`flow/run.sh`:
```
#!/bin/bash
# the make line also repeats each setting of config.mk as NAME=value (left out here)
make -C /OpenROAD-flow-scripts/flow DESIGN_CONFIG=/design/flow/config.mk WORK_HOME=/design/flow/orfs CLKGATE_MAP_FILE= finish
```
`flow/design.v`:
```
module fpu_add_pipe(
    input aclk,
    input [15:0] s_axis_a_tdata,                
    input [15:0] s_axis_b_tdata,                
    input s_axis_a_tvalid,
    input s_axis_b_tvalid,
    output reg [15:0] m_axis_result_tdata,               
    output  m_axis_result_tvalid
    );
    reg [1:0] error_num;
    reg is_ready_out;
    reg [14:0] sum_raw_1;
    reg sum_raw_zero_1;
    reg [4:0] l_e_1;
    reg [4:0] l_e_0_1;
    reg [10:0] l_m_1; 
    reg l_s_1;
    reg is_valid_ain_1, is_valid_bin_1;
    reg [15:0] opa_1, opb_1;
    reg s_zero_1;
    reg [1:0] ls_zero_1;
    reg pos_add_neg_inf_1;
    reg guard_2;
    reg round_bit_2;
    reg sticky_2;
    reg [14:0] sum_raw_2;
    reg sum_raw_zero_2;
    reg [4:0] sum_e_0_2;
    reg [3:0] shift_m_2;
    reg e_subnormal_2;
    reg normalize_flag_2;
    reg [4:0] l_e_0_2;
    reg l_s_2;
    reg [4:0] l_e_2;
    reg [10:0] l_m_2; 
    reg is_valid_ain_2, is_valid_bin_2;
    reg [15:0] opa_2, opb_2;
    reg s_zero_2;
    reg [1:0] ls_zero_2;
    reg pos_add_neg_inf_2;
    reg guard_3;
    reg round_bit_3;
    reg sticky_3;
    reg [10:0] sum_normalize_3;
    reg [4:0] sum_e_3;
    reg l_s_3;
    reg [4:0] l_e_0_3;
    reg [10:0] l_m_3; 
    reg sum_raw_zero_3;
    reg is_valid_ain_3, is_valid_bin_3;
    reg [15:0] opa_3, opb_3;
    reg s_zero_3;
    reg [1:0] ls_zero_3;
    reg pos_add_neg_inf_3;
    wire opa_s;
    wire opb_s;
    wire [4:0] opa_e;
    wire [4:0] opb_e;
    wire [4:0] opa_e_s;
    wire [4:0] opb_e_s;
    wire [10:0] opa_m;
    wire [10:0] opb_m;
    wire subnormal_a;
    wire subnormal_b;
    wire is_valid_ain_0;
    wire is_valid_bin_0;
    wire [15:0] opa_0;
    wire [15:0] opb_0;
    assign opa_s = s_axis_a_tdata[15];
    assign opb_s = s_axis_b_tdata[15];
    assign subnormal_a = ~(|opa_e);
    assign subnormal_b = ~(|opb_e);
    assign opa_e = s_axis_a_tdata[14:10];
    assign opb_e = s_axis_b_tdata[14:10];
    assign opa_e_s = subnormal_a ? opa_e + 1 : opa_e;
    assign opb_e_s = subnormal_b ? opb_e + 1 : opb_e;
    assign opa_m = subnormal_a ? {1'b0, s_axis_a_tdata[9:0]} : {1'b1, s_axis_a_tdata[9:0]};
    assign opb_m = subnormal_b ? {1'b0, s_axis_b_tdata[9:0]} : {1'b1, s_axis_b_tdata[9:0]};
    assign is_valid_ain_0 = s_axis_a_tvalid;
    assign is_valid_bin_0 = s_axis_b_tvalid;
    assign opa_0 = s_axis_a_tdata;
    assign opb_0 = s_axis_b_tdata;
    wire opa_lt_opb = (opa_e > opb_e) ? 1 : ((opa_e == opb_e) && (s_axis_a_tdata[9:0] > s_axis_b_tdata[9:0])) ? 1 : 0;
    wire l_s = opa_lt_opb ? opa_s : opb_s;
    wire s_s = opa_lt_opb ? opb_s : opa_s;
    wire l_subnormal = opa_lt_opb ? subnormal_a : subnormal_b;
    wire s_subnormal = opa_lt_opb ? subnormal_b : subnormal_a;
    wire [4:0] l_e_0 = opa_lt_opb ? opa_e : opb_e;
    wire [4:0] s_e_0 = opa_lt_opb ? opb_e : opa_e;
    wire [4:0] l_e = opa_lt_opb ? opa_e_s : opb_e_s;
    wire [4:0] s_e = opa_lt_opb ? opb_e_s : opa_e_s;
    wire [10:0] l_m = opa_lt_opb ? opa_m : opb_m;
    wire [10:0] s_m = opa_lt_opb ? opb_m : opa_m;
    wire s_zero = s_subnormal && ~(|s_m[9:0]);
    wire [1:0] ls_zero = { l_s && s_s, (l_subnormal && ~(|l_m[9:0])) && s_zero };
    wire pos_add_neg_inf = (l_s ^ s_s) && (&s_e) && (~(|s_axis_a_tdata[9:0])&&~(|s_axis_b_tdata[9:0])); 
    wire [4:0] diff = l_e - s_e;
    wire [3:0] diff_e = diff > 4'd14 ? 4'd14 : diff;
    wire [13:0] s_m_shift_0 = {s_m, 3'b0};
    reg sticky;
    always@(*)begin
        case(diff_e)
        00: sticky = 1'b0;
        01: sticky = s_m_shift_0[0];
        02: sticky = |s_m_shift_0[01:0];
        03: sticky = |s_m_shift_0[02:0];
        04: sticky = |s_m_shift_0[03:0];
        05: sticky = |s_m_shift_0[04:0];
        06: sticky = |s_m_shift_0[05:0];
        07: sticky = |s_m_shift_0[06:0];
        08: sticky = |s_m_shift_0[07:0];
        09: sticky = |s_m_shift_0[08:0];
        10: sticky = |s_m_shift_0[09:0];
        11: sticky = |s_m_shift_0[10:0];
        12: sticky = |s_m_shift_0[11:0];
        13: sticky = |s_m_shift_0[12:0];
        default: sticky = |s_m_shift_0[13:0];
        endcase
    end
    wire [13:0] s_m_shift_1 = s_m_shift_0 >> diff_e;
    wire [13:0] s_m_shift = {s_m_shift_1[13:1], s_m_shift_1[0] | sticky};
    wire sub_add_flag = s_s ^ l_s;
    wire [13:0] l_m_longer = {l_m, 3'b0};
    wire [14:0] sum_raw = sub_add_flag ? l_m_longer - s_m_shift : l_m_longer + s_m_shift;
    wire sum_raw_zero = ~(|sum_raw);
    wire normalize_flag = sum_raw_1[14];
    wire [5:0] e_right_shift = l_e_1 + 1;   
    wire [4:0] sum_e_right = e_right_shift[5] ? 5'b11111 : e_right_shift[4:0];
    wire [4:0] sum_e_0 = normalize_flag ? sum_e_right : l_e_1; 
    wire [10:0] sum_for_normalize = normalize_flag ? sum_raw_1[13:4] : sum_raw_1[12:3];
    wire [3:0] shift_m_0;
    LZC_for_fadd_new U0_shift_module(sum_raw_1[13:3], shift_m_0);
    wire guard_0 = normalize_flag ? sum_raw_1[3] : sum_raw_1[2];
    wire round_bit_0 = normalize_flag ? sum_raw_1[2] : sum_raw_1[1];
    wire sticky_n_0 = normalize_flag ? (sum_raw_1[1] | sum_raw_1[0]) : sum_raw_1[0];
    wire e_subnormal = (sum_e_0 <= shift_m_0 && ~normalize_flag) || (sum_e_0==1 && l_e_0_1==0);
    wire [3:0] shift_m = (sum_e_0 == 1 || normalize_flag) ? 0 : 
                        e_subnormal ? l_e_1 - 1 : shift_m_0;
    wire guard;
    wire round_bit;
    Rounding_bit_gen U0_rounding_module(shift_m, guard_0, round_bit_0, guard, round_bit);
    wire [14:0] sum_normalize_00 = sum_raw_2 << shift_m_2;
    wire [10:0] sum_normalize_0 = normalize_flag_2 ? sum_raw_2[13:4] : sum_normalize_00[12:3];
    wire [4:0] sum_e = (e_subnormal_2 && ~sum_normalize_00[13])? sum_e_0_2 - shift_m_2 - 1 : sum_e_0_2 - shift_m_2;
    wire [10:0] sum_m = (guard_3 && (round_bit_3 | sticky_3 | sum_normalize_3[0])) ? sum_normalize_3 + 1 :
                                                                                sum_normalize_3;
    wire [4:0] sum_e_f = sum_m[10] ? sum_e_3 + 1 : sum_e_3;
    reg [15:0] sum_f;
    reg [15:0] sum_ff;
    reg [4:0] sum_e_ff;
    reg pos_add_neg_inf_ff;
    reg vld_ff;
    always@(posedge aclk)begin
        sum_f <= pos_add_neg_inf_3 ? 16'hfe00 :
            ls_zero_3[0] ? {ls_zero_3[1], 15'b0} : 16'hffff;
        sum_ff <= s_zero_3 | (&l_e_0_3) ? {l_s_3, l_e_0_3, l_m_3[9:0]} : 
            sum_raw_zero_3 ? 16'b0 :
            &sum_e_f ? {l_s_3, sum_e_f, 10'b0} : {l_s_3, sum_e_f, sum_m[9:0]};     
        sum_e_ff <= sum_e_f;   
        pos_add_neg_inf_ff <= pos_add_neg_inf_3;
        vld_ff <= is_valid_ain_3 & is_valid_bin_3;
    end
    reg [15:0] sum_fff;
    reg [15:0] sum_e_fff;
    reg pos_add_neg_inf_fff;
    reg vld_fff;
    always@(posedge aclk)begin
        sum_fff <= &sum_f ? sum_ff : sum_f;
        sum_e_fff <= sum_e_ff;
        pos_add_neg_inf_fff <= pos_add_neg_inf_ff;
        vld_fff <= vld_ff;
    end
    always@(posedge aclk)begin
        m_axis_result_tdata <= sum_fff;
        is_ready_out <= vld_fff;
        error_num <= (&(sum_fff[14:10]) && |(sum_fff[9:0])) | pos_add_neg_inf_fff ? 1:(&(sum_fff[14:10]) && ~(|sum_fff[9:0])) ? 2:0;
    end
    assign m_axis_result_tvalid = ~(|error_num) && is_ready_out;
    always@(posedge aclk)begin
        l_e_1 <= l_e;
        l_e_0_1 <= l_e_0;
        l_m_1 <= l_m;
        l_s_1 <= l_s;
        sum_raw_1 <= sum_raw;
        sum_raw_zero_1 <= sum_raw_zero;
        is_valid_ain_1 <= is_valid_ain_0;
        is_valid_bin_1 <= is_valid_bin_0;
        opa_1 <= opa_0;
        opb_1 <= opb_0;
        s_zero_1 <= s_zero;
        ls_zero_1 <= ls_zero;
        pos_add_neg_inf_1 <= pos_add_neg_inf;
    end
    always@(posedge aclk)begin
        sum_raw_2 <= sum_raw_1;
        sum_raw_zero_2 <= sum_raw_zero_1;
        sum_e_0_2 <= sum_e_0;
        guard_2 <= guard;
        round_bit_2 <= round_bit;
        sticky_2 <= sticky_n_0;
        shift_m_2 <= shift_m;
        e_subnormal_2 <= e_subnormal;
        normalize_flag_2 <= normalize_flag;
        l_e_0_2 <= l_e_0_1;
        l_s_2 <= l_s_1;
        l_e_2 <= l_e_1;
        l_m_2 <= l_m_1;
        is_valid_ain_2 <= is_valid_ain_1;
        is_valid_bin_2 <= is_valid_bin_1;
        opa_2 <= opa_1;
        opb_2 <= opb_1;
        s_zero_2 <= s_zero_1;
        ls_zero_2 <= ls_zero_1;
        pos_add_neg_inf_2 <= pos_add_neg_inf_1;             
    end
    always@(posedge aclk)begin
        guard_3 <= guard_2;
        round_bit_3 <= round_bit_2;
        sticky_3 <= sticky_2;
        sum_normalize_3 <= sum_normalize_0;
        sum_raw_zero_3 <= sum_raw_zero_2;
        sum_e_3 <= sum_e;
        l_s_3 <= l_s_2;
        l_e_0_3 <= l_e_0_2;
        l_m_3 <= l_m_2;
        is_valid_ain_3 <= is_valid_ain_2;
        is_valid_bin_3 <= is_valid_bin_2;
        opa_3 <= opa_2;
        opb_3 <= opb_2;
        s_zero_3 <= s_zero_2;
        ls_zero_3 <= ls_zero_2;
        pos_add_neg_inf_3 <= pos_add_neg_inf_2;        
    end
endmodule
module LZC_for_fadd_new(
    input wire [10:0] op,
    output wire [3:0] shift_cnt
    );
    assign shift_cnt =
    op[10] ? 0 :
    op[9] ? 1 :
    op[8] ? 2 :
    op[7] ? 3 :
    op[6] ? 4 :
    op[5] ? 5 :
    op[4] ? 6 :
    op[3] ? 7 :
    op[2] ? 8 :
    op[1] ? 9 :
    op[0] ? 10:
    11;
endmodule
module Rounding_bit_gen(
    input wire [3:0] shift_m,
    input wire guard_i,
    input wire round_bit_i,
    output wire guard_o,
    output wire round_bit_o
    );
    reg guard;
    reg round_bit;
    always@(*)begin
        case(shift_m)
        0: begin 
            guard = guard_i; 
            round_bit = round_bit_i;
        end
        1: begin
            guard = round_bit_i;
            round_bit = 0;
        end
        default: begin
            guard = 0;
            round_bit = 0;
        end
        endcase
    end
    assign guard_o = guard;
    assign round_bit_o = round_bit;
endmodule
module fpu_sub_pipe(
    input aclk,
    input [15:0] s_axis_a_tdata,                
    input [15:0] s_axis_b_tdata,                
    input s_axis_a_tvalid,
    input s_axis_b_tvalid,
    output reg [15:0] m_axis_result_tdata,               
    output  m_axis_result_tvalid
    );
    reg is_ready_out;
    reg [1:0] error_num;
    reg [14:0] sum_raw_1;
    reg sum_raw_zero_1;
    reg [4:0] l_e_1;
    reg [4:0] l_e_0_1;
    reg [10:0] l_m_1; 
    reg f_s_1;
    reg l_s_1;
    reg is_valid_ain_1, is_valid_bin_1;
    reg [15:0] opa_1, opb_1;
    reg s_zero_1;
    reg [1:0] ls_zero_1;
    reg pos_add_neg_inf_1;
    reg guard_2;
    reg round_bit_2;
    reg sticky_2;
    reg [14:0] sum_raw_2;
    reg sum_raw_zero_2;
    reg [4:0] sum_e_0_2;
    reg [3:0] shift_m_2;
    reg e_subnormal_2;
    reg normalize_flag_2;
    reg [4:0] l_e_0_2;
    reg f_s_2;
    reg l_s_2;
    reg [4:0] l_e_2;
    reg [10:0] l_m_2; 
    reg is_valid_ain_2, is_valid_bin_2;
    reg [15:0] opa_2, opb_2;
    reg s_zero_2;
    reg [1:0] ls_zero_2;
    reg pos_add_neg_inf_2;
    reg guard_3;
    reg round_bit_3;
    reg sticky_3;
    reg [10:0] sum_normalize_3;
    reg [4:0] sum_e_3;
    reg f_s_3;
    reg l_s_3;
    reg [4:0] l_e_0_3;
    reg [10:0] l_m_3; 
    reg sum_raw_zero_3;
    reg is_valid_ain_3, is_valid_bin_3;
    reg [15:0] opa_3, opb_3;
    reg s_zero_3;
    reg [1:0] ls_zero_3;
    reg pos_add_neg_inf_3;
    wire opa_s;
    wire opb_s;
    wire [4:0] opa_e;
    wire [4:0] opb_e;
    wire [4:0] opa_e_s;
    wire [4:0] opb_e_s;
    wire [10:0] opa_m;
    wire [10:0] opb_m;
    wire subnormal_a;
    wire subnormal_b;
    wire is_valid_ain_0;
    wire is_valid_bin_0;
    wire [15:0] opa_0;
    wire [15:0] opb_0;
    assign opa_s = s_axis_a_tdata[15];
    assign opb_s = s_axis_b_tdata[15];
    assign subnormal_a = ~(|opa_e);
    assign subnormal_b = ~(|opb_e);
    assign opa_e = s_axis_a_tdata[14:10];
    assign opb_e = s_axis_b_tdata[14:10];
    assign opa_e_s = subnormal_a ? opa_e + 1 : opa_e;
    assign opb_e_s = subnormal_b ? opb_e + 1 : opb_e;
    assign opa_m = subnormal_a ? {1'b0, s_axis_a_tdata[9:0]} : {1'b1, s_axis_a_tdata[9:0]};
    assign opb_m = subnormal_b ? {1'b0, s_axis_b_tdata[9:0]} : {1'b1, s_axis_b_tdata[9:0]};
    assign is_valid_ain_0 = s_axis_a_tvalid;
    assign is_valid_bin_0 = s_axis_b_tvalid;
    assign opa_0 = s_axis_a_tdata;
    assign opb_0 = s_axis_b_tdata;
    wire opa_lt_opb = (opa_e > opb_e) ? 1 : ((opa_e == opb_e) && (s_axis_a_tdata[9:0] > s_axis_b_tdata[9:0])) ? 1 : 0;
    wire f_s = ((opa_lt_opb && ~opa_s) || (~opa_lt_opb && opb_s)) ? 0 : 1; 
    wire l_s = opa_lt_opb ? opa_s : opb_s;
    wire s_s = opa_lt_opb ? opb_s : opa_s;
    wire l_subnormal = opa_lt_opb ? subnormal_a : subnormal_b;
    wire s_subnormal = opa_lt_opb ? subnormal_b : subnormal_a;
    wire [4:0] l_e_0 = opa_lt_opb ? opa_e : opb_e;
    wire [4:0] s_e_0 = opa_lt_opb ? opb_e : opa_e;
    wire [4:0] l_e = opa_lt_opb ? opa_e_s : opb_e_s;
    wire [4:0] s_e = opa_lt_opb ? opb_e_s : opa_e_s;
    wire [10:0] l_m = opa_lt_opb ? opa_m : opb_m;
    wire [10:0] s_m = opa_lt_opb ? opb_m : opa_m;
    wire s_zero = s_subnormal && ~(|s_m[9:0]);
    wire [1:0] ls_zero = { l_s && s_s, (l_subnormal && ~(|l_m[9:0])) && s_zero };
    wire pos_add_neg_inf = (l_s ^ s_s) && (&s_e) && (~(|s_axis_a_tdata[9:0])&&~(|s_axis_b_tdata[9:0])); 
    wire [4:0] diff = l_e - s_e;
    wire [3:0] diff_e = diff > 4'd14 ? 4'd14 : diff;
    wire [13:0] s_m_shift_0 = {s_m, 3'b0};
    reg sticky;
    always@(*)begin
        case(diff_e)
        00: sticky = 1'b0;
        01: sticky = s_m_shift_0[0];
        02: sticky = |s_m_shift_0[01:0];
        03: sticky = |s_m_shift_0[02:0];
        04: sticky = |s_m_shift_0[03:0];
        05: sticky = |s_m_shift_0[04:0];
        06: sticky = |s_m_shift_0[05:0];
        07: sticky = |s_m_shift_0[06:0];
        08: sticky = |s_m_shift_0[07:0];
        09: sticky = |s_m_shift_0[08:0];
        10: sticky = |s_m_shift_0[09:0];
        11: sticky = |s_m_shift_0[10:0];
        12: sticky = |s_m_shift_0[11:0];
        13: sticky = |s_m_shift_0[12:0];
        default: sticky = |s_m_shift_0[13:0];
        endcase
    end
    wire [13:0] s_m_shift_1 = s_m_shift_0 >> diff_e;
    wire [13:0] s_m_shift = {s_m_shift_1[13:1], s_m_shift_1[0] | sticky};
    wire sub_add_flag = s_s ^ l_s;
    wire [13:0] l_m_longer = {l_m, 3'b0};
    wire [14:0] sum_raw = sub_add_flag ? l_m_longer + s_m_shift : l_m_longer - s_m_shift;
    wire sum_raw_zero = ~(|sum_raw);
    wire normalize_flag = sum_raw_1[14];
    wire [5:0] e_right_shift = l_e_1 + 1;   
    wire [4:0] sum_e_right = e_right_shift[5] ? 5'b11111 : e_right_shift[4:0];
    wire [4:0] sum_e_0 = normalize_flag ? sum_e_right : l_e_1; 
    wire [10:0] sum_for_normalize = normalize_flag ? sum_raw_1[13:4] : sum_raw_1[12:3];
    wire [3:0] shift_m_0;
    LZC_for_fadd_new U0_shift_module(sum_raw_1[13:3], shift_m_0);
    wire guard_0 = normalize_flag ? sum_raw_1[3] : sum_raw_1[2];
    wire round_bit_0 = normalize_flag ? sum_raw_1[2] : sum_raw_1[1];
    wire sticky_n_0 = normalize_flag ? (sum_raw_1[1] | sum_raw_1[0]) : sum_raw_1[0];
    wire e_subnormal = (sum_e_0 <= shift_m_0 && ~normalize_flag) || (sum_e_0==1 && l_e_0_1==0);
    wire [3:0] shift_m = (sum_e_0 == 1 || normalize_flag) ? 0 : 
                        e_subnormal ? l_e_1 - 1 : shift_m_0;
    wire guard;
    wire round_bit;
    Rounding_bit_gen U0_rounding_module(shift_m, guard_0, round_bit_0, guard, round_bit);
    wire [14:0] sum_normalize_00 = sum_raw_2 << shift_m_2;
    wire [10:0] sum_normalize_0 = normalize_flag_2 ? sum_raw_2[13:4] : sum_normalize_00[12:3];
    wire [4:0] sum_e = (e_subnormal_2 && ~sum_normalize_00[13])? sum_e_0_2 - shift_m_2 - 1 : sum_e_0_2 - shift_m_2;
    wire [10:0] sum_m = (guard_3 && (round_bit_3 | sticky_3 | sum_normalize_3[0])) ? sum_normalize_3 + 1 :
                                                                                sum_normalize_3;
    wire [4:0] sum_e_f = sum_m[10] ? sum_e_3 + 1 : sum_e_3;
    reg [15:0] sum_f;
    reg [15:0] sum_ff;
    reg [4:0] sum_e_ff;
    reg pos_add_neg_inf_ff;
    reg vld_ff;
    always@(posedge aclk)begin
        sum_f <= pos_add_neg_inf_3 ? 16'hfe00 :
            ls_zero_3[0] ? {ls_zero_3[1], 15'b0} : 16'hffff;
        sum_ff <= s_zero_3 | (&l_e_0_3) ? {f_s_3, l_e_0_3, l_m_3[9:0]} : 
            sum_raw_zero_3 ? 16'b0 :
            &sum_e_f ? {f_s_3, sum_e_f, 10'b0} : {f_s_3, sum_e_f, sum_m[9:0]};     
        sum_e_ff <= sum_e_f;   
        pos_add_neg_inf_ff <= pos_add_neg_inf_3;
        vld_ff <= is_valid_ain_3 & is_valid_bin_3;
    end
    reg [15:0] sum_fff;
    reg [15:0] sum_e_fff;
    reg pos_add_neg_inf_fff;
    reg vld_fff;
    always@(posedge aclk)begin
        sum_fff <= &sum_f ? sum_ff : sum_f;
        sum_e_fff <= sum_e_ff;
        pos_add_neg_inf_fff <= pos_add_neg_inf_ff;
        vld_fff <= vld_ff;
    end
    always@(posedge aclk)begin
        m_axis_result_tdata <= sum_fff;
        is_ready_out <= vld_fff;
        error_num <= (&(sum_fff[14:10]) && |(sum_fff[9:0])) | pos_add_neg_inf_fff ? 1:(&(sum_fff[14:10]) && ~(|sum_fff[9:0])) ? 2:0;
    end
    assign m_axis_result_tvalid = ~(|error_num) && is_ready_out;
    always@(posedge aclk)begin
        l_e_1 <= l_e;
        l_e_0_1 <= l_e_0;
        l_m_1 <= l_m;
        l_s_1 <= l_s;
        f_s_1 <= f_s;
        sum_raw_1 <= sum_raw;
        sum_raw_zero_1 <= sum_raw_zero;
        is_valid_ain_1 <= is_valid_ain_0;
        is_valid_bin_1 <= is_valid_bin_0;
        opa_1 <= opa_0;
        opb_1 <= opb_0;
        s_zero_1 <= s_zero;
        ls_zero_1 <= ls_zero;
        pos_add_neg_inf_1 <= pos_add_neg_inf;
    end
    always@(posedge aclk)begin
        sum_raw_2 <= sum_raw_1;
        sum_raw_zero_2 <= sum_raw_zero_1;
        sum_e_0_2 <= sum_e_0;
        guard_2 <= guard;
        round_bit_2 <= round_bit;
        sticky_2 <= sticky_n_0;
        shift_m_2 <= shift_m;
        e_subnormal_2 <= e_subnormal;
        normalize_flag_2 <= normalize_flag;
        l_e_0_2 <= l_e_0_1;
        l_s_2 <= l_s_1;
        f_s_2 <= f_s_1;
        l_e_2 <= l_e_1;
        l_m_2 <= l_m_1;
        is_valid_ain_2 <= is_valid_ain_1;
        is_valid_bin_2 <= is_valid_bin_1;
        opa_2 <= opa_1;
        opb_2 <= opb_1;
        s_zero_2 <= s_zero_1;
        ls_zero_2 <= ls_zero_1;
        pos_add_neg_inf_2 <= pos_add_neg_inf_1;             
    end
    always@(posedge aclk)begin
        guard_3 <= guard_2;
        round_bit_3 <= round_bit_2;
        sticky_3 <= sticky_2;
        sum_normalize_3 <= sum_normalize_0;
        sum_raw_zero_3 <= sum_raw_zero_2;
        sum_e_3 <= sum_e;
        l_s_3 <= l_s_2;
        f_s_3 <= f_s_2;
        l_e_0_3 <= l_e_0_2;
        l_m_3 <= l_m_2;
        is_valid_ain_3 <= is_valid_ain_2;
        is_valid_bin_3 <= is_valid_bin_2;
        opa_3 <= opa_2;
        opb_3 <= opb_2;
        s_zero_3 <= s_zero_2;
        ls_zero_3 <= ls_zero_2;
        pos_add_neg_inf_3 <= pos_add_neg_inf_2;        
    end
endmodule
module fpu_mul_pipe(
    input aclk,
    input [15:0] s_axis_a_tdata,   
    input [15:0] s_axis_b_tdata,   
    input s_axis_a_tvalid,
    input s_axis_b_tvalid,
    output reg [15:0] m_axis_result_tdata,  
    output m_axis_result_tvalid
    );
    reg is_ready_out;
    reg [1:0] error_num;
    reg [6:0] opa_e_s_1, opb_e_s_1;
    reg [10:0] opa_m_s_1, opb_m_s_1;
    reg opa_s_1, opb_s_1;
    reg is_valid_ain_1, is_valid_bin_1;
    reg zero_mul_1;
    reg [1:0] nan_mul_1;
    reg [15:0] opa_1, opb_1;
    reg [6:0] mul_e_2;
    reg mul_s_2;
    reg [21:0] mul_m_raw_2;
    reg is_valid_ain_2, is_valid_bin_2;
    reg zero_mul_2;
    reg [1:0] nan_mul_2;    
    reg [15:0] opa_2, opb_2;
    reg [6:0] mul_e_test_3;
    reg [21:0] mul_m_raw_3;
    reg [21:0] mul_normalize_test_3;
    reg [6:0] mul_e_3;
    reg mul_s_3;
    reg is_valid_ain_3, is_valid_bin_3;
    reg zero_mul_3;
    reg [1:0] nan_mul_3;    
    reg [15:0] opa_3, opb_3;
    reg [11:0] mul_normalize_4;
    reg sticky_4;
    reg ovf_4;
    reg mul_s_4;
    reg round_up_or_not_4;
    reg [6:0] mul_e_test_f_4;
    reg is_valid_ain_4, is_valid_bin_4;
    reg zero_mul_4;
    reg [1:0] nan_mul_4;    
    reg [15:0] opa_4, opb_4;
    wire ovf;
    wire opa_s, opb_s;
    wire [4:0] opa_e, opb_e;
    wire [6:0] opa_e_n, opb_e_n;
    wire [6:0] opa_e_s, opb_e_s;
    wire [10:0] opa_m, opb_m;
    wire [10:0] opa_m_s, opb_m_s;
    wire subnormal_a, subnormal_b;
    wire nan_a, nan_b;
    wire is_valid_ain_0, is_valid_bin_0;
    wire [15:0] opa_0, opb_0;
    assign opa_s = s_axis_a_tdata[15];
    assign opb_s = s_axis_b_tdata[15];
    assign subnormal_a = ~(|opa_e);
    assign subnormal_b = ~(|opb_e);
    assign opa_e = s_axis_a_tdata[14:10];
    assign opb_e = s_axis_b_tdata[14:10];
    assign opa_e_n = opa_e - 7'd15;
    assign opb_e_n = opb_e - 7'd15;
    assign nan_a = &opa_e;
    assign nan_b = &opb_e;
    assign opa_m = subnormal_a ? {1'b0, s_axis_a_tdata[9:0]} : {1'b1, s_axis_a_tdata[9:0]};
    assign opb_m = subnormal_b ? {1'b0, s_axis_b_tdata[9:0]} : {1'b1, s_axis_b_tdata[9:0]};
    assign is_valid_ain_0 = s_axis_a_tvalid;
    assign is_valid_bin_0 = s_axis_b_tvalid;
    assign opa_0 = s_axis_a_tdata;
    assign opb_0 = s_axis_b_tdata;
    wire [3:0] shift_a;
    wire [3:0] shift_b;
    LZC_for_fmul_pipe U1_shift_module(opa_m, shift_a);
    LZC_for_fmul_pipe U2_shift_module(opb_m, shift_b);
    assign opa_m_s = subnormal_a ? opa_m << shift_a : opa_m;
    assign opb_m_s = subnormal_b ? opb_m << shift_b : opb_m;
    assign opa_e_s = subnormal_a ? opa_e_n + 1 - shift_a : opa_e_n;
    assign opb_e_s = subnormal_b ? opb_e_n + 1 - shift_b : opb_e_n;
    wire zero_mul = (~(|opa_e) && ~(|s_axis_a_tdata[9:0])) | (~(|opb_e) && ~(|s_axis_b_tdata[9:0]));
    wire [1:0] nan_mul = {nan_a, nan_b};
    wire [6:0] mul_e = opb_e_s + opa_e_s + 1;
    wire mul_s = opa_s ^ opb_s;
    wire [21:0] mul_m_raw = opa_m_s * opb_m_s;
    wire normalize_flag = mul_m_raw_2[21];
    wire [3:0] shift_m_0;
    LZC_for_fmul_pipe U0_shift_module(mul_m_raw_2[21:11], shift_m_0);
    wire [4:0] shift_m_test = normalize_flag ? 0 : shift_m_0;
    wire [21:0] mul_normalize_test = mul_m_raw_2 << shift_m_test;
    wire [6:0] mul_e_test = mul_e_2 - shift_m_test;
    wire right_normalize_flag = $signed(mul_e_test_3) < -14;
    wire [6:0] right_shift = right_normalize_flag ? -14 - mul_e_test_3 : 0;
    reg [6:0] right_sft_ff;
    reg [6:0] mul_e_test_33;
    reg [21:0] mul_normalize_test_33;
    reg [21:0] mul_m_raw_33;
    reg [6:0] mul_e_33;
    reg [1:0] nan_mul_33;
    reg mul_s_33;
    reg is_valid_ain_33, is_valid_bin_33;
    reg zero_mul_33;
    reg [15:0] opa_33, opb_33;
    always@(posedge aclk) begin
        right_sft_ff <= right_shift;
        mul_e_test_33 <= mul_e_test_3;
        mul_normalize_test_33 <= mul_normalize_test_3;
        mul_m_raw_33 <= mul_m_raw_3;
        mul_e_33 <= mul_e_3;
        nan_mul_33 <= nan_mul_3;
        mul_s_33 <= mul_s_3;
        is_valid_ain_33 <= is_valid_ain_3;
        is_valid_bin_33 <= is_valid_bin_3;
        zero_mul_33 <= zero_mul_3;
        opa_33 <= opa_3;
        opb_33 <= opb_3; 
    end
    wire [6:0] mul_e_test_f = mul_e_test_33 + right_sft_ff;
    wire [21:0] mul_normalize_test_right = mul_normalize_test_33 >> right_sft_ff;
    wire or_result;
    assign or_result = |mul_normalize_test_33[9:0];
    reg sticky;
    always@(*)begin
        case(right_sft_ff)
        7'd00: sticky = or_result;
        01: sticky = mul_normalize_test_33[10] | or_result;
        02: sticky = |mul_normalize_test_33[11:10] | or_result;
        03: sticky = |mul_normalize_test_33[12:10] | or_result;
        04: sticky = |mul_normalize_test_33[13:10] | or_result;
        05: sticky = |mul_normalize_test_33[14:10] | or_result;
        06: sticky = |mul_normalize_test_33[15:10] | or_result;
        07: sticky = |mul_normalize_test_33[16:10] | or_result;
        08: sticky = |mul_normalize_test_33[17:10] | or_result;
        09: sticky = |mul_normalize_test_33[18:10] | or_result;
        10: sticky = |mul_normalize_test_33[19:10] | or_result;
        11: sticky = |mul_normalize_test_33[20:10] | or_result;
        default: sticky = |mul_normalize_test_33[21:10] | or_result;
        endcase
    end
    reg [6:0] right_sft_fff;
    reg [6:0] mul_e_test_ff;
    reg [21:0]  mul_normalize_test_right_f;
    reg [21:0] mul_m_raw_333;
    reg [6:0] mul_e_333;
    reg [1:0] nan_mul_333;
    reg sticky_333;
    reg mul_s_333;
    reg is_valid_ain_333, is_valid_bin_333;
    reg zero_mul_333;
    reg [15:0] opa_333, opb_333;
    always@(posedge aclk)begin
        right_sft_fff <= right_sft_ff;
        mul_e_test_ff <= mul_e_test_f;
        mul_normalize_test_right_f <= mul_normalize_test_right;
        mul_m_raw_333 <= mul_m_raw_33;
        sticky_333 <= sticky;
        mul_e_333 <= mul_e_33;
        nan_mul_333 <= nan_mul_33;
        mul_s_333 <= mul_s_33;
        is_valid_ain_333 <= is_valid_ain_33;
        is_valid_bin_333 <= is_valid_bin_33;
        zero_mul_333 <= zero_mul_33;
        opa_333 <= opa_33;
        opb_333 <= opb_33; 
    end
    wire ovf_1 = (mul_m_raw_333[21] && (& (mul_e_333 + 15))) || (|nan_mul_333) ? 1 : 0;
    wire [10:0] round_bits = mul_normalize_test_right_f[10:0];
    wire last_mantissa = mul_normalize_test_right_f[11];
    wire [9:0] round_bits_nos = round_bits[9:0];
    reg round_up_or_not;
    always@(*)begin
        if(round_bits[10] == 1 && ((|round_bits_nos) | sticky_333))begin
            round_up_or_not = 1;
        end
        else if(round_bits[10] == 1 && (~(|round_bits_nos))) begin
            round_up_or_not = last_mantissa ? 1:0;
        end
        else begin
            round_up_or_not = 0;
        end        
    end
    wire [11:0] mul_normalize = ovf_1 ? 11'b0 :
                mul_normalize_test_right_f[21:11] + round_up_or_not; 
    always@(posedge aclk)begin
        ovf_4 <= ovf_1;
        mul_normalize_4 <= mul_normalize;
        mul_s_4 <= mul_s_333;
        mul_e_test_f_4 <= mul_e_test_ff;
        is_valid_ain_4 <= is_valid_ain_333;
        is_valid_bin_4 <= is_valid_bin_333;
        zero_mul_4 <= zero_mul_333;
        nan_mul_4 <= nan_mul_333;  
        opa_4 <= opa_333;
        opb_4 <= opb_333;     
    end
    wire [6:0] mul_e_f = mul_normalize_4[11] ? mul_e_test_f_4 + 1: mul_e_test_f_4;
    wire [6:0] mul_e_ff = mul_e_f + 15;
    wire ovf_f = $signed(mul_e_ff) > 30;
    wire [6:0] mul_e_fff = $signed(mul_e_ff[4:0]) == 1 && ~mul_normalize_4[10] ? 6'd0 :
                            mul_e_ff;
    wire [15:0] mul_r = {mul_s_4, mul_e_fff[4:0], mul_normalize_4[9:0]};
    reg [6:0] mul_e_fff1;
    reg ovf_f1;
    reg [15:0] mul_r_f;
    reg mul_s_5;
    reg is_valid_ain_5, is_valid_bin_5;
    reg zero_mul_5;
    reg [1:0] nan_mul_5;    
    reg [15:0] opa_5, opb_5;
    always@(posedge aclk)begin
        mul_e_fff1 <= mul_e_fff;
        ovf_f1 <= ovf_f | ovf_4;
        mul_r_f <= mul_r;
        is_valid_ain_5 <= is_valid_ain_4;
        is_valid_bin_5 <= is_valid_bin_4;
        zero_mul_5 <= zero_mul_4;
        nan_mul_5 <= nan_mul_4;  
        mul_s_5 <= mul_s_4;
        opa_5 <= opa_4;
        opb_5 <= opb_4;  
    end
    wire [15:0] mul_f;
    assign mul_f = nan_mul_5[1] ? {mul_s_5, opa_5[14:0]} :
                nan_mul_5[0] && ~nan_mul_5[1] ? {mul_s_5, opb_5[14:0]} : 
                zero_mul_5 ? {mul_s_5, 15'b0} : 
                ovf_f1 && ~(|nan_mul_5) ? {mul_s_5, 5'b11111, 10'b0} : 
                mul_r_f;
    always@(posedge aclk)begin
        m_axis_result_tdata <= mul_f;
        error_num <= (ovf_f1 && |(mul_f[9:0])) ? 1 : 
                    (ovf_f1 && ~(|mul_f[9:0])) ? 2 : 0;
        is_ready_out <= is_valid_ain_5 & is_valid_bin_5;
    end
    assign m_axis_result_tvalid = ~(|error_num) && is_ready_out;
    always@(posedge aclk)begin
        mul_e_2 <= mul_e;
        mul_s_2 <= mul_s;
        mul_m_raw_2 <= mul_m_raw;
        is_valid_ain_2 <= is_valid_ain_0;
        is_valid_bin_2 <= is_valid_bin_0;
        zero_mul_2 <= zero_mul;
        nan_mul_2 <= nan_mul;
        opa_2 <= opa_0;
        opb_2 <= opb_0;
    end
    always @(posedge aclk) begin
        mul_s_3 <= mul_s_2;
        mul_e_test_3 <= mul_e_test;
        mul_m_raw_3 <= mul_m_raw_2;
        mul_normalize_test_3 <= mul_normalize_test;
        mul_e_3 <= mul_e_2;
        is_valid_ain_3 <= is_valid_ain_2;
        is_valid_bin_3 <= is_valid_bin_2;
        zero_mul_3 <= zero_mul_2;
        nan_mul_3 <= nan_mul_2;  
        opa_3 <= opa_2;
        opb_3 <= opb_2;         
    end
endmodule
module LZC_for_fmul_pipe(
    input wire [10:0] op,
    output wire [3:0] shift_cnt
    );
    assign shift_cnt =
    op[10] ? 0 :
    op[9] ? 1 :
    op[8] ? 2 :
    op[7] ? 3 :
    op[6] ? 4 :
    op[5] ? 5 :
    op[4] ? 6 :
    op[3] ? 7 :
    op[2] ? 8 :
    op[1] ? 9 :
    op[0] ? 10:
    11;
endmodule
module fpu_comp_large(
    input aclk,
    input [15:0] s_axis_a_tdata,                
    input [15:0] s_axis_b_tdata,                
    input s_axis_a_tvalid,
    input s_axis_b_tvalid,
    output [7:0] m_axis_result_tdata,               
    output reg m_axis_result_tvalid
    );
    wire opa_s;
    wire opb_s;
    wire [4:0] opa_e;
    wire [4:0] opb_e;
    wire [4:0] opa_e_s;
    wire [4:0] opb_e_s;
    wire [10:0] opa_m;
    wire [10:0] opb_m;
    wire [15:0] opa_0;
    wire [15:0] opb_0;
    reg [15:0] opa_1;
    reg [15:0] opb_1;
    wire is_valid_ain_0, is_valid_bin_0;
    reg is_valid_ain_1, is_valid_bin_1;
    reg is_ready_out;
    reg [1:0] error_num;
    assign opa_s = s_axis_a_tdata[15];
    assign opb_s = s_axis_b_tdata[15];
    assign opa_e = s_axis_a_tdata[14:10];
    assign opb_e = s_axis_b_tdata[14:10];
    assign opa_m = s_axis_a_tdata[9:0];
    assign opb_m = s_axis_b_tdata[9:0];
    assign opa_0 = s_axis_a_tdata;
    assign opb_0 = s_axis_b_tdata;
    assign is_valid_ain_0 = s_axis_a_tvalid;
    assign is_valid_bin_0 = s_axis_b_tvalid;
    wire a_e_b = ~(| (s_axis_a_tdata ^ s_axis_b_tdata));
    wire s_a_g_b = (~opa_s) & opb_s;
    wire s_a_e_b = ~(opa_s ^ opb_s);
    wire e_a_g_b = (opa_e > opb_e);
    wire e_a_l_b = (opa_e < opb_e);
    wire e_a_e_b = (opa_e == opb_e);
    wire m_a_g_b = (opa_m > opb_m);
    wire m_a_l_b = (opa_m < opb_m);
    reg con1;
    reg con2;
    reg con3;
    reg con4;
    reg con5;
    reg con6;
    always@(posedge aclk)begin
        con1 <= a_e_b;
        con2 <= ~a_e_b & s_a_g_b;
        con3 <= ~a_e_b & s_a_e_b & (~opa_s) & e_a_g_b;
        con4 <= ~a_e_b & s_a_e_b & (~opa_s) & e_a_e_b & m_a_g_b;
        con5 <= ~a_e_b & s_a_e_b & opa_s & e_a_l_b;
        con6 <= ~a_e_b & s_a_e_b & opa_s & e_a_e_b & m_a_l_b;     
        opa_1 <= opa_0;
        opb_1 <= opb_0;   
        is_valid_ain_1 <= is_valid_ain_0;
        is_valid_bin_1 <= is_valid_bin_0;
    end
    assign m_axis_result_tdata = (con1 | con2 | con3 | con4 | con5 | con6) ? 8'b00000001 : 8'b00000000;
    always@(*)begin
        m_axis_result_tvalid = is_valid_ain_1 & is_valid_bin_1;
        is_ready_out = m_axis_result_tvalid;
    end
endmodule
module fpu16_top(
    input         aclk,
    input  [15:0] a,
    input  [15:0] b,
    input         a_valid,
    input         b_valid,
    output [15:0] add_result,
    output        add_valid,
    output [15:0] sub_result,
    output        sub_valid,
    output [15:0] mul_result,
    output        mul_valid,
    output [7:0]  cmp_result,
    output        cmp_valid
    );
    fpu_add_pipe u_add(
        .aclk(aclk),
        .s_axis_a_tdata(a), .s_axis_b_tdata(b),
        .s_axis_a_tvalid(a_valid), .s_axis_b_tvalid(b_valid),
        .m_axis_result_tdata(add_result), .m_axis_result_tvalid(add_valid));
    fpu_sub_pipe u_sub(
        .aclk(aclk),
        .s_axis_a_tdata(a), .s_axis_b_tdata(b),
        .s_axis_a_tvalid(a_valid), .s_axis_b_tvalid(b_valid),
        .m_axis_result_tdata(sub_result), .m_axis_result_tvalid(sub_valid));
    fpu_mul_pipe u_mul(
        .aclk(aclk),
        .s_axis_a_tdata(a), .s_axis_b_tdata(b),
        .s_axis_a_tvalid(a_valid), .s_axis_b_tvalid(b_valid),
        .m_axis_result_tdata(mul_result), .m_axis_result_tvalid(mul_valid));
    fpu_comp_large u_cmp(
        .aclk(aclk),
        .s_axis_a_tdata(a), .s_axis_b_tdata(b),
        .s_axis_a_tvalid(a_valid), .s_axis_b_tvalid(b_valid),
        .m_axis_result_tdata(cmp_result), .m_axis_result_tvalid(cmp_valid));
endmodule
```
`flow/constraint.sdc`:
```
create_clock -name core_clock -period 4.42 [get_ports {aclk}]
set_input_delay 0.8840 -clock core_clock [delete_from_list [all_inputs] [get_ports {aclk}]]
set_output_delay 0.8840 -clock core_clock [all_outputs]
set_load 0.01 [all_outputs]
```
`flow/config.mk`:
```
export PLATFORM = sky130hd
export DESIGN_NAME = fpu16_top
export DESIGN_NICKNAME = fpu16_top
export VERILOG_FILES = /design/flow/design.v
export SDC_FILE = /design/flow/constraint.sdc
export NUM_CORES = 4
export LEC_CHECK = 0
export CAP_MARGIN = 15
export CORE_MARGIN = 2
export CORE_UTILIZATION = 70
export CTS_CLUSTER_SIZE = 29
export MAX_ROUTING_LAYER = met4
export PLACE_DENSITY = 0.64
export SETUP_SLACK_MARGIN = 1.17
export SLEW_MARGIN = 20
export TNS_END_PERCENT = 5
```
==> flow_summary.ini, run 1 <==
; implementation run metrics
[synth]
netlist.area_leader.share_pct = 45.1
ys_types = 97
ys.flops = 703
synth.logic.top_family = AND-OR/OR-AND gates
synth_top_cell_by_area = dfxtp_1
synthAoiAreaFrac_pct = 14.6
xor_area_share_pct = 3.36
top_cell = dfxtp_1
ys_area_mm2 = 0.0312
ys_cells = 3271
synthAdderAreaFrac_pct = 12.8
synthCells = 3271
edf_count = 0
syn_avg_cell_area_um2 = 9.54
flop_cell = dfxtp_1
async_flop_share_pct = 0
netlist_area_mm2 = 0.0312
simple_gate_share_pct = 14.3
ys_seq_share_pct = 45.1
ys_warn_count = 5
topCellsByArea = dfxtp_1 45%, ha_1 7.1%, fa_1 5.7%, nor2_1 3.6%, nand2_1 3.5%
ys_sh_mux_pct = 4.95
common_cells = 703 x dfxtp_1, 296 x nor2_1, 291 x nand2_1, 255 x inv_1, 176 x ha_1

[placed_design]
gp_congestion = 1.04
dpl.hpwl_mm = 68.6
portBuffers = 87
post-place-cells = 4259

[clock_network]
root_buffer = clkbuf_16
cts_buffers = 68
clockBufferDepth = 3
postCtsHoldBufs = 0
clkSinkCount = 703
cts-htree-levels = 3

[floorplan]
initial_core_util_pct = 70.8
coreArea_mm2 = 0.0441
dieHeight_um = 215
fp-row-count = 77
die_w_um = 215
io_pins = 95
die_area_mm2 = 0.0463

[outcome]
outcome = aborted with a tool error
haltStage = global routing (5_1_grt)
[what timing repair did]
action | in CTS
gates resized | 293
gates cloned | 1
pin swaps | 106
endpoints found under the hold margin | 0
setup endpoints to repair | 83
setup buffers | 64
[through the flow]
stage	hold WS (ns)	power, mW	cell area [um^2]	setup slack, ns	utilization [%]
CTS	0.314	30.7	39600	-2.51	89.8
detailed placement	0.312	23.3	36100	-3.89	81.9
global placement	0.311	22.3	36100	-3.72	81.9
floorplan	0.310	17.9	31900	-2.89	-
==> inputs of run 2 (changes only) <==
- CAP_MARGIN: 15 -> 20
- CORE_UTILIZATION: 70 -> 72
- CTS_CLUSTER_SIZE: 29 -> default
- MAX_ROUTING_LAYER: met4 -> default
- PLACE_DENSITY: 0.64 -> 0.67
- SETUP_SLACK_MARGIN: 1.17 -> 1.56
- TNS_END_PERCENT: 5 -> default
- clock period: 4.42 -> 8.05 ns (I/O delays scaled with it)
==> run 2 against run 1 <==
Compared with the run above: the flow again stops in global routing (5_1_grt); die size decreased by 2.7%; synthesized cell count unchanged; area after synthesis unchanged.
==> flow_summary.ini, run 2 <==
; implementation run metrics
[placed_design]
dpl.hpwl_mm = 66.7
gp_congestion = 1.08
post-place-cells = 4180
placed_cell_area_mm2 = 0.0357
portBuffers = 87

[synth]
synth.logic.top_family = AND-OR/OR-AND gates
simple_gate_share_pct = 14.3
top_cell = dfxtp_1
ys_cells = 3271
synthCells = 3271
ys.flops = 703
netlist_area_mm2 = 0.0312
syn_avg_cell_area_um2 = 9.54
netlist.area_leader.share_pct = 45.1
xor_area_share_pct = 3.36
ys_area_mm2 = 0.0312
synthAoiAreaFrac_pct = 14.6
synthAdderAreaFrac_pct = 12.8
ys_seq_share_pct = 45.1
topCellsByArea = dfxtp_1 45%, ha_1 7.1%, fa_1 5.7%, nor2_1 3.6%, nand2_1 3.5%
ys_warn_count = 5
edf_count = 0
flop_cell = dfxtp_1
ys_sh_mux_pct = 4.95
ys_types = 97
synth_top_cell_by_area = dfxtp_1
common_cells = 703 x dfxtp_1, 296 x nor2_1, 291 x nand2_1, 255 x inv_1, 176 x ha_1
async_flop_share_pct = 0

[clock_network]
postCtsHoldBufs = 0
clkSinkCount = 703
cts_buffers = 67
root_buffer = clkbuf_16
clockBufferDepth = 3
cts-htree-levels = 3

[grt]
grt_overflow = 201
grtUsageTotal_pct = 83.0

[outcome]
stop_error = [ERROR GRT-0232] Routing congestion too high. Check the congestion heatmap in the GUI.
haltStage = global routing (5_1_grt)
outcome = aborted with a tool error

[floorplan]
initial_core_util_pct = 72.6
die_w_um = 212
dieHeight_um = 212
io_pins = 95
die_area_mm2 = 0.0450
coreArea_mm2 = 0.0430
fp-row-count = 76
-- run 2: layer usage --
layer / track usage [%] / GRT overflow
met1: 81.8 / 3
met2: 96.0 / 87
met3: 72.3 / 7
met4: 85.5 / 104
met5: 37.5 / 0
-- run 2: timing repair --
item,4_1_cts
pin swaps,118
setup endpoints to repair,43
buffers inserted,90
resized,214
-- run 2: through the flow --
step                hold slack, ns  setup slack, ns
floorplan                    0.310           0.0235
global placement             0.310           -0.603
detailed placement           0.312           -0.855
CTS                          0.316            0.184
==> inputs of run 3 (changes only) <==
- PLACE_DENSITY: 0.67 -> 0.66
- SETUP_SLACK_MARGIN: 1.56 -> 2.01
- clock period: 8.05 -> 7.55 ns (I/O delays scaled with it)
==> run 3 against run 2 <==
Compared with the run above: the run again fails in global routing (5_1_grt); die size stayed put; area after synthesis unchanged; synthesized cell count did not move.
==> flow_summary.ini, run 3 <==
; implementation run metrics
[floorplan]
die_w_um = 212
die_area_mm2 = 0.0450
coreArea_mm2 = 0.0430
dieHeight_um = 212
fp-row-count = 76
io_pins = 95
initial_core_util_pct = 72.6

[clock_network]
clkSinkCount = 703
cts_buffers = 67
cts-htree-levels = 3
clockBufferDepth = 3
postCtsHoldBufs = 0
root_buffer = clkbuf_16

[synth]
ys.flops = 703
netlist_area_mm2 = 0.0312
common_cells = 703 x dfxtp_1, 296 x nor2_1, 291 x nand2_1, 255 x inv_1, 176 x ha_1
ys_cells = 3271
edf_count = 0
async_flop_share_pct = 0
xor_area_share_pct = 3.36
ys_types = 97
synthAoiAreaFrac_pct = 14.6
syn_avg_cell_area_um2 = 9.54
ys_seq_share_pct = 45.1
netlist.area_leader.share_pct = 45.1
top_cell = dfxtp_1
synthAdderAreaFrac_pct = 12.8
synthCells = 3271
ys_warn_count = 5
ys_sh_mux_pct = 4.95
flop_cell = dfxtp_1
synth_top_cell_by_area = dfxtp_1
topCellsByArea = dfxtp_1 45%, ha_1 7.1%, fa_1 5.7%, nor2_1 3.6%, nand2_1 3.5%
synth.logic.top_family = AND-OR/OR-AND gates
ys_area_mm2 = 0.0312
simple_gate_share_pct = 14.3

[outcome]
stop_error = [ERROR GRT-0232] Routing congestion too high. Check the congestion heatmap in the GUI.
haltStage = global routing (5_1_grt)
outcome = aborted with a tool error

[grt]
grt_overflow = 24
grtUsageTotal_pct = 79.6

[placed_design]
gp_congestion = 1.05
dpl.hpwl_mm = 66.6
portBuffers = 87
post-place-cells = 4213
run 3: per-layer routing:
metal / GRT overflow / track usage [%]
met1: 1 / 78.3
met2: 6 / 92.8
met3: 3 / 69.7
met4: 14 / 78.2
met5: 0 / 43.8
run 3: what timing repair did:
action / CTS
endpoints found under the setup margin: 50
pin swaps: 142
gates resized: 333
buffers inserted: 104
run 3: metrics by stage:
stage          hold WS (ns)  cell area, um^2  setup slack, ns
4_1_cts               0.318            40300           -0.202
3_5_place_dp          0.312            36000            -1.34
3_3_place_gp          0.310            36000           -0.982
2_1_floorplan         0.310            32000           -0.377
==> inputs of run 4 (changes only) <==
- CAP_MARGIN: 20 -> 15
- CORE_UTILIZATION: 72 -> 65
- MAX_ROUTING_LAYER: default -> met4
- PLACE_DENSITY: 0.66 -> default
- SETUP_SLACK_MARGIN: 2.01 -> 1.17
- TNS_END_PERCENT: default -> 5
- clock period: 7.55 -> 4.42 ns (I/O delays scaled with it)
==> run 4 against run 3 <==
Compared with the run above: now fails the layout checks on setup timing; synthesized cell count did not move; area after synthesis did not move; die size rose by 11%.
==> flow_summary.ini, run 4 <==
; flow metrics
[placed_design]
dpl.hpwl_mm = 65.1
portBuffers = 87
post-place-cells = 4301
gp_congestion = 1.03

[run]
cap_violations = 0
warning_count = 50

[detailed_routing]
avgViaCountPerCell = 6.26
ant_nets = 0
routedWlPerCell_um = 22.9
drc_errors = 0
drtIter0Drc = 3551
dr.pass1.iters = 11
routed_wl_mm = 105
vias = 28800

[sta]
fin_ws_ns = -3.00
fin_worst_skew_ns = 0.0388
tightest_slew_ns = 0.883
final_max_slew_viol_count = 0
slew_headroom_pct = 40.5
fin_crit_sh_pct = 168
finalSetupViolations = 56
rsz0062_at_grt = true
period_minus_slack_ns = 7.42
hold_violations = 0
clock.fmax_mhz = 135

[floorplan]
dieHeight_um = 223
fp-row-count = 80
die_w_um = 223
die_area_mm2 = 0.0498
coreArea_mm2 = 0.0475
io_pins = 95
initial_core_util_pct = 65.7

[worst_setup_path]
r2r_start = u_sub.sum_raw_1[14]
rrSetupSlack_ns = 0.38
regToRegEndpoint = u_sub.guard_2
crit_path_max_incr_delay_ns = 0.52
crit_path_top_delay_cell = fa_1
setup.worst_path.end_class = flip-flop
crit_family = AND-OR/OR-AND gates
cp_max_fo = 5
critPathKind = primary input to flip-flop
crit_path_end = u_mul.mul_m_raw_2[21]
required_ns = 4.97
critPathBufInv = 10
r2r_cells = 16
crit_cells = 37
arrival_ns = 7.97
worst_setup_path_start_kind = primary input
startpoint = b[4]

[power_and_ir_drop]
power.group.top = combinational logic
switchingPower_mw = 12.6
power_frac_seq_pct = 31.2
pg_comb_mw = 16.1
power_clock_mw = 5.98
leakage_nw = 18.4
sw_frac_of_total_pct = 39.3
seq_power_mw = 10.0
power_density_mw_per_mm2 = 781
pwr-share-comb_pct = 50.2
pwr-share-clk_pct = 18.6
p_int_mw = 19.5
irDropWorstVdd_mv = 0.751

[synth]
ys_sh_mux_pct = 4.95
synth.logic.top_family = AND-OR/OR-AND gates
async_flop_share_pct = 0
ys_cells = 3271
ys.flops = 703
simple_gate_share_pct = 14.3
synthAdderAreaFrac_pct = 12.8
flop_cell = dfxtp_1
syn_avg_cell_area_um2 = 9.54
synthCells = 3271
ys_seq_share_pct = 45.1
top_cell = dfxtp_1
edf_count = 0
topCellsByArea = dfxtp_1 45%, ha_1 7.1%, fa_1 5.7%, nor2_1 3.6%, nand2_1 3.5%
netlist.area_leader.share_pct = 45.1
ys_warn_count = 5
synth_top_cell_by_area = dfxtp_1
ys_types = 97
ys_area_mm2 = 0.0312
netlist_area_mm2 = 0.0312
xor_area_share_pct = 3.36
synthAoiAreaFrac_pct = 14.6
common_cells = 703 x dfxtp_1, 296 x nor2_1, 291 x nand2_1, 255 x inv_1, 176 x ha_1

[grt]
grt_overflow = 0
antenna_found_initial = 3
grt_pass1_wl_mm = 157
grt_pass1_vias = 28800
grtUsageTotal_pct = 41.3
grt_max_degree = 35

[clock_network]
clockBufferDepth = 3
cts-htree-levels = 3
clock.latency.late_pin_ns = 0.63
clkSinkCount = 703
cts.clk_slew.worst_paths_ns = 0.08
cts_tree = done
cts_buffers = 67
root_buffer = clkbuf_16

[final_layout]
fill_cells = 2237
final_nets = 4231
final_cells = 4598
area_delta_synth_final_pct = 31.8
final_core_util_pct = 86.6
comb_area_mm2 = 0.0172
seqCellArea_mm2 = 0.0141

[outcome]
so.violations = setup timing
outcome = complete, but fails checks

[worst_hold_path]
min_to = u_mul.opa_33[12]
hp-start = u_mul.opa_3[12]
hold_path.class = flip-flop to flip-flop
hold_depth = 0
==> run 4: repair_timing <==
action / in CTS / in global routing
hold buffers: 0 / 0
gates resized: 321 / 88
endpoints found under the hold margin: 0 / 0
setup buffers: 152 / 24
pin swaps: 137 / 75
setup endpoints to repair: 71 / 91
==> run 4: final cells by class <==
cell class              count  area share (%)
multi-input cells        2170            41.8
well taps                 615            1.87
clock buffers              82            4.41
flip-flops and latches    703            34.2
inverters                 262            2.46
diodes                      3          0.0182
repair buffers            727            14.1
clock inverters            36            1.16
==> run 4: layer usage <==
| metal | global-route usage, % | share of wire, % | up-vias |
|---|---|---|---|
| met5 | - | 0 | - |
| met4 | 20.0 | 6.3 | 0 |
| met3 | 8.56 | 10 | 652 |
| met2 | 65.7 | 46 | 2022 |
| met1 | 50.3 | 37 | 13600 |
| li1 | - | - | 12500 |
==> run 4: metrics by stage <==
| step | power [mW] | hold WS, ns | setup slack [ns] | cell area, um^2 | TNS [ns] |
|---|---|---|---|---|---|
| after global placement | 22.5 | 0.310 | -3.56 | 36300 | -129.81 |
| after floorplan | 17.9 | 0.310 | -2.89 | 31900 | -91.27 |
| after CTS | 30.6 | 0.310 | -2.47 | 40600 | -90.97 |
| final | 32.1 | 0.308 | -3.00 | 41200 | -113.77 |
| after detailed placement | 23.2 | 0.312 | -3.93 | 36300 | -137.98 |
| after global routing | 33.6 | 0.315 | -3.27 | 41200 | -121.18 |
==> inputs of run 5 (changes only) <==
- ABC_AREA: default -> 1
- CAP_MARGIN: 15 -> 20
- CORE_UTILIZATION: 65 -> 61
- MAX_ROUTING_LAYER: met4 -> default
- PLACE_DENSITY_LB_ADDON: default -> 0.07
- SETUP_SLACK_MARGIN: 1.17 -> 1.36
- TNS_END_PERCENT: 5 -> default
- clock period: 4.42 -> 4.57 ns (I/O delays scaled with it)
==> run 5 against run 4 <==
Compared with the run above: first-iteration DRC count down 10%; combinational power barely moved; critical endpoint is now u_mul.mul_m_raw_2[19]; highest routed layer is now met5; largest power group unchanged; the layout still fails its checks (setup timing); setup slack improved by 0.32 ns.
==> flow_summary.ini, run 5 <==
; flow metrics
[outcome]
outcome = complete, but fails checks
so.violations = setup timing

[power_and_ir_drop]
power.group.top = combinational logic
power_frac_seq_pct = 30.0
p_int_mw = 18.3
pg_comb_mw = 16.1
power_clock_mw = 5.69
irDropWorstVdd_mv = 0.680
pwr-share-comb_pct = 51.7
switchingPower_mw = 12.7
pwr-share-clk_pct = 18.3
power_density_mw_per_mm2 = 765
seq_power_mw = 9.32
leakage_nw = 19.3
sw_frac_of_total_pct = 41.0

[synth]
ys_area_mm2 = 0.0308
top_cell = nand2_1
edf_count = 0
ys.flops = 703
common_cells = 743 x nand2_1, 703 x dfxtp_1, 517 x inv_1, 287 x o21ai_0, 285 x nor2_1
synthAoiAreaFrac_pct = 10.3
ys_cells = 3692
async_flop_share_pct = 0
netlist_area_mm2 = 0.0308
synth_top_cell_by_area = dfxtp_1
ys_warn_count = 5
flop_cell = dfxtp_1
ys_sh_mux_pct = 0.585
xor_area_share_pct = 2.92
syn_avg_cell_area_um2 = 8.34
simple_gate_share_pct = 19.7
synthCells = 3692
ys_seq_share_pct = 45.7
topCellsByArea = dfxtp_1 46%, nand2_1 9.1%, ha_1 7.1%, inv_1 6.3%, fa_1 5.8%
ys_types = 59
synthAdderAreaFrac_pct = 12.9
netlist.area_leader.share_pct = 45.7
synth.logic.top_family = simple AND/OR/NAND/NOR gates

[detailed_routing]
drc_errors = 0
ant_nets = 0
dr.pass1.iters = 7
routedWlPerCell_um = 19.3
drtIter0Drc = 3188
n_antenna_cell = 0
avgViaCountPerCell = 5.64
routed_wl_mm = 97.0
vias = 28300

[worst_setup_path]
crit_cells = 41
crit_path_top_delay_cell = fa_1
rrSetupSlack_ns = 1.50
startpoint = b[11]
regToRegEndpoint = u_sub.guard_2
crit_top_cell = buf_4
critPathKind = primary input to flip-flop
required_ns = 5.06
worst_setup_path_start_kind = primary input
crit_path_max_incr_delay_ns = 0.66
r2r_cells = 18
crit_path_end = u_mul.mul_m_raw_2[19]
arrival_ns = 7.75
crit_family = adder cells
critPathBufInv = 16
cp_max_fo = 8
r2r_start = u_sub.l_e_1[0]
setup.worst_path.end_class = flip-flop

[clock_network]
clkSinkCount = 703
clock.latency.late_pin_ns = 0.62
cts_tree = done
cts-htree-levels = 3
root_buffer = clkbuf_16
cts_buffers = 66
postCtsHoldBufs = 0
clockBufferDepth = 3
cts.clk_slew.worst_paths_ns = 0.07

[sta]
final_max_slew_viol_count = 0
setup_tns_ns = -66.21
fin_ws_ns = -2.68
finalSetupViolations = 49
slew_headroom_pct = 32.2
fin_worst_skew_ns = 0.0218
tightest_slew_ns = 1.01
fin_crit_sh_pct = 159
period_minus_slack_ns = 7.25
clock.fmax_mhz = 138
hold_slack_ns = 0.305
rsz0062_at_grt = true
hold_violations = 0

[final_layout]
final_area_mm2 = 0.0406
final_cells = 5019
area_delta_synth_final_pct = 31.9
final_nets = 4596
fill_cells = 2959

[placed_design]
dpl.hpwl_mm = 64.4
placed_cell_area_mm2 = 0.0359
post-place-cells = 4781
gp_congestion = 0.980
place_ws_ns = -3.30
portBuffers = 87

[grt]
grt_pass1_wl_mm = 143
grt_overflow = 0
antenna_found_initial = 3
grt_max_degree = 47
grtUsageTotal_pct = 34.1
grt_pass1_vias = 27200

[run]
warning_count = 48
cap_violations = 0

[worst_hold_path]
hold_depth = 0
min_to = u_mul.opb_4[2]
hold_path.class = flip-flop to flip-flop
hp-start = u_mul.opb_333[2]

[floorplan]
coreArea_mm2 = 0.0500
dieHeight_um = 229
die_w_um = 229
fp-row-count = 82
io_pins = 95
initial_core_util_pct = 61.6
die_area_mm2 = 0.0523
run 5: cell type report:
type / instances / area, um^2 / share of cell area (%)
well taps: 672 / 841 / 2.07
repair buffers: 615 / 5020 / 12.4
multi-input cells: 2376 / 16300 / 40.1
inverters: 534 / 2120 / 5.21
flip-flops and latches: 703 / 14100 / 34.7
clock inverters: 34 / 435 / 1.07
clock buffers: 85 / 1840 / 4.54
run 5: through the flow:
step                      total power [mW]  util, %
after global routing                  32.7     81.3
after detailed placement              22.1     71.8
after floorplan                       17.1        -
after CTS                             28.8     78.2
final                                 31.1     81.3
after global placement                21.6     71.8
run 5: metal layers:
layer / track usage, % / wire [um] / vias to the layer above
met4: 11.7 / 4060 / 4
met5: 0 / 27 / -
met2: 57.1 / 45300 / 1595
li1: - / - / 13100
met1: 44.8 / 39200 / 13200
met3: 5.69 / 8390 / 344
run 5: timing repair:
action                                  CTS  global route
setup buffers                            68            47
pin swaps                                94           124
gates resized                           192           335
endpoints found under the hold margin     0             0
gates cloned                              3             1
endpoints found under the setup margin   61            81
==> inputs of run 6 (changes only) <==
- ABC_AREA: 1 -> default
- CORE_UTILIZATION: 61 -> 25
- PLACE_DENSITY_LB_ADDON: 0.07 -> default
- SETUP_SLACK_MARGIN: 1.36 -> default
- clock period: 4.57 -> 8.16 ns (I/O delays scaled with it)
==> run 6 against run 5 <==
Compared with the run above: the run now finishes clean; hold slack improved by 0.014 ns; power fell by 49%; area after synthesis rose by 1.4%; critical path depth fell by 8; first-iteration DRC count fell by 55%; non-clock buffer count fell by 74; sequential power fell by 43%; largest power group unchanged.
==> flow_summary.ini, run 6 <==
; flow metrics
[worst_setup_path]
crit_path_end = u_mul.mul_m_raw_2[21]
rrSetupSlack_ns = 4.22
worst_setup_path_start_kind = primary input
r2r_cells = 16
startpoint = b[10]
r2r_start = u_sub.l_e_1[0]
crit_path_top_delay_cell = fa_1
crit_path_max_incr_delay_ns = 0.54
arrival_ns = 8.45
crit_top_cell = fa_1
required_ns = 8.67
crit_cells = 33
critPathKind = primary input to flip-flop
cp_max_fo = 5
regToRegEndpoint = u_add.round_bit_2
setup.worst_path.end_class = flip-flop
crit_family = adder cells
critPathBufInv = 9

[grt]
antenna_found_initial = 10
grt_most_used_layer = met2
grt_pass1_vias = 23900
grt_util_met3_pct = 1.61
grt.met2_usage_pct = 21.1
grtUsageTotal_pct = 12.8
grt_overflow = 0
grt_max_degree = 58
grt_pass1_wl_mm = 130
grt_use_met1_pct = 17.3

[sta]
tightest_slew_ns = 1.10
period_minus_slack_ns = 7.95
slew_headroom_pct = 26.2
hold_violations = 0
fin_worst_skew_ns = 0.0203
setup_tns_ns = 0
final_max_slew_viol_count = 0
clock.fmax_mhz = 126
finalSetupViolations = 0
fin_crit_sh_pct = 97.4

[floorplan]
io_pins = 95
fp-row-count = 129
die_area_mm2 = 0.128
initial_core_util_pct = 25.2
coreArea_mm2 = 0.124
dieHeight_um = 357
die_w_um = 357

[power_and_ir_drop]
switchingPower_mw = 5.77
power_density_mw_per_mm2 = 389
pwr-share-comb_pct = 45.9
sw_frac_of_total_pct = 36.6
pg_comb_mw = 7.23
seq_power_mw = 5.27
pwr-share-clk_pct = 20.7
irDropWorstVdd_mv = 0.251
power_frac_seq_pct = 33.4
power.group.top = combinational logic
leakage_nw = 17.6
power_clock_mw = 3.26
p_int_mw = 9.98

[outcome]
outcome = no timing/DRC/antenna violations

[synth]
ys_warn_count = 5
netlist_area_mm2 = 0.0312
async_flop_share_pct = 0
ys_types = 97
ys_seq_share_pct = 45.1
simple_gate_share_pct = 14.3
synth.logic.top_family = AND-OR/OR-AND gates
xor_area_share_pct = 3.36
ys_area_mm2 = 0.0312
edf_count = 0
synthAoiAreaFrac_pct = 14.6
top_cell = dfxtp_1
common_cells = 703 x dfxtp_1, 296 x nor2_1, 291 x nand2_1, 255 x inv_1, 176 x ha_1
ys_cells = 3271
synthAdderAreaFrac_pct = 12.8
synth_top_cell_by_area = dfxtp_1
netlist.area_leader.share_pct = 45.1
syn_avg_cell_area_um2 = 9.54
ys.flops = 703
synthCells = 3271
topCellsByArea = dfxtp_1 45%, ha_1 7.1%, fa_1 5.7%, nor2_1 3.6%, nand2_1 3.5%
flop_cell = dfxtp_1
ys_sh_mux_pct = 4.95

[detailed_routing]
drtIter0Drc = 1420
avgViaCountPerCell = 4.48
routed_wl_mm = 84.1
drc_errors = 0
vias = 24400
ant_nets = 0
dr.pass1.iters = 5
routedWlPerCell_um = 15.5

[final_layout]
comb_area_mm2 = 0.0165
final_nets = 4046
final_core_util_pct = 32.7
area_delta_synth_final_pct = 29.8
fill_cells = 12600
seqCellArea_mm2 = 0.0141

[placed_design]
portBuffers = 87
dpl.hpwl_mm = 65.7
gp_congestion = 0.869

[run]
warning_count = 45
cap_violations = 0

[worst_hold_path]
hold_depth = 0
min_to = u_sub.l_m_2[2]
hold_path.class = flip-flop to flip-flop
hp-start = u_sub.l_m_1[2]

[clock_network]
cts-htree-levels = 3
cts.clk_slew.worst_paths_ns = 0.06
clock.latency.late_pin_ns = 0.63
clkSinkCount = 703
cts_buffers = 68
root_buffer = clkbuf_16
clockBufferDepth = 3
postCtsHoldBufs = 0
cts_tree = done
==> run 6: metal layers <==
metal / share of wire, % / up-vias
met3: 4.3 / 117
met1: 47 / 11600
li1: - / 12200
met5: 0.012 / -
met2: 46 / 464
met4: 2.6 / 2
==> run 6: final cells by class <==
type	count	area share [%]
Multi-Input combinational cell	2170	40.8
Sequential cell	703	34.7
Timing Repair Buffer	541	11.1
Tap cell	1637	5.05
Clock buffer	86	4.61
Inverter	262	2.45
Clock inverter	36	1.25
Antenna cell	3	0.0185
==> run 6: repair_timing <==
item	CTS	global route
gates resized	16	199
setup buffers	4	51
pin swaps	8	79
gates cloned	0	1
endpoints found under the setup margin	6	15
endpoints found under the hold margin	0	0
==> run 6: metrics by stage <==
stage          setup WS [ns]  instances  hold slack, ns  area [um^2]  power (mW)
2_1_floorplan        0.00117       3277           0.310        31600        9.57
3_3_place_gp          -0.961       5260           0.310        36900        12.1
3_5_place_dp          -0.992       5260           0.312        36900        12.2
4_1_cts              0.00670       5386           0.319        39400        15.5
5_1_grt              -0.0965       5435           0.316        40500        17.0
6_report               0.212       5438           0.319        40500        15.8
Power and IR drop assume default switching activity.
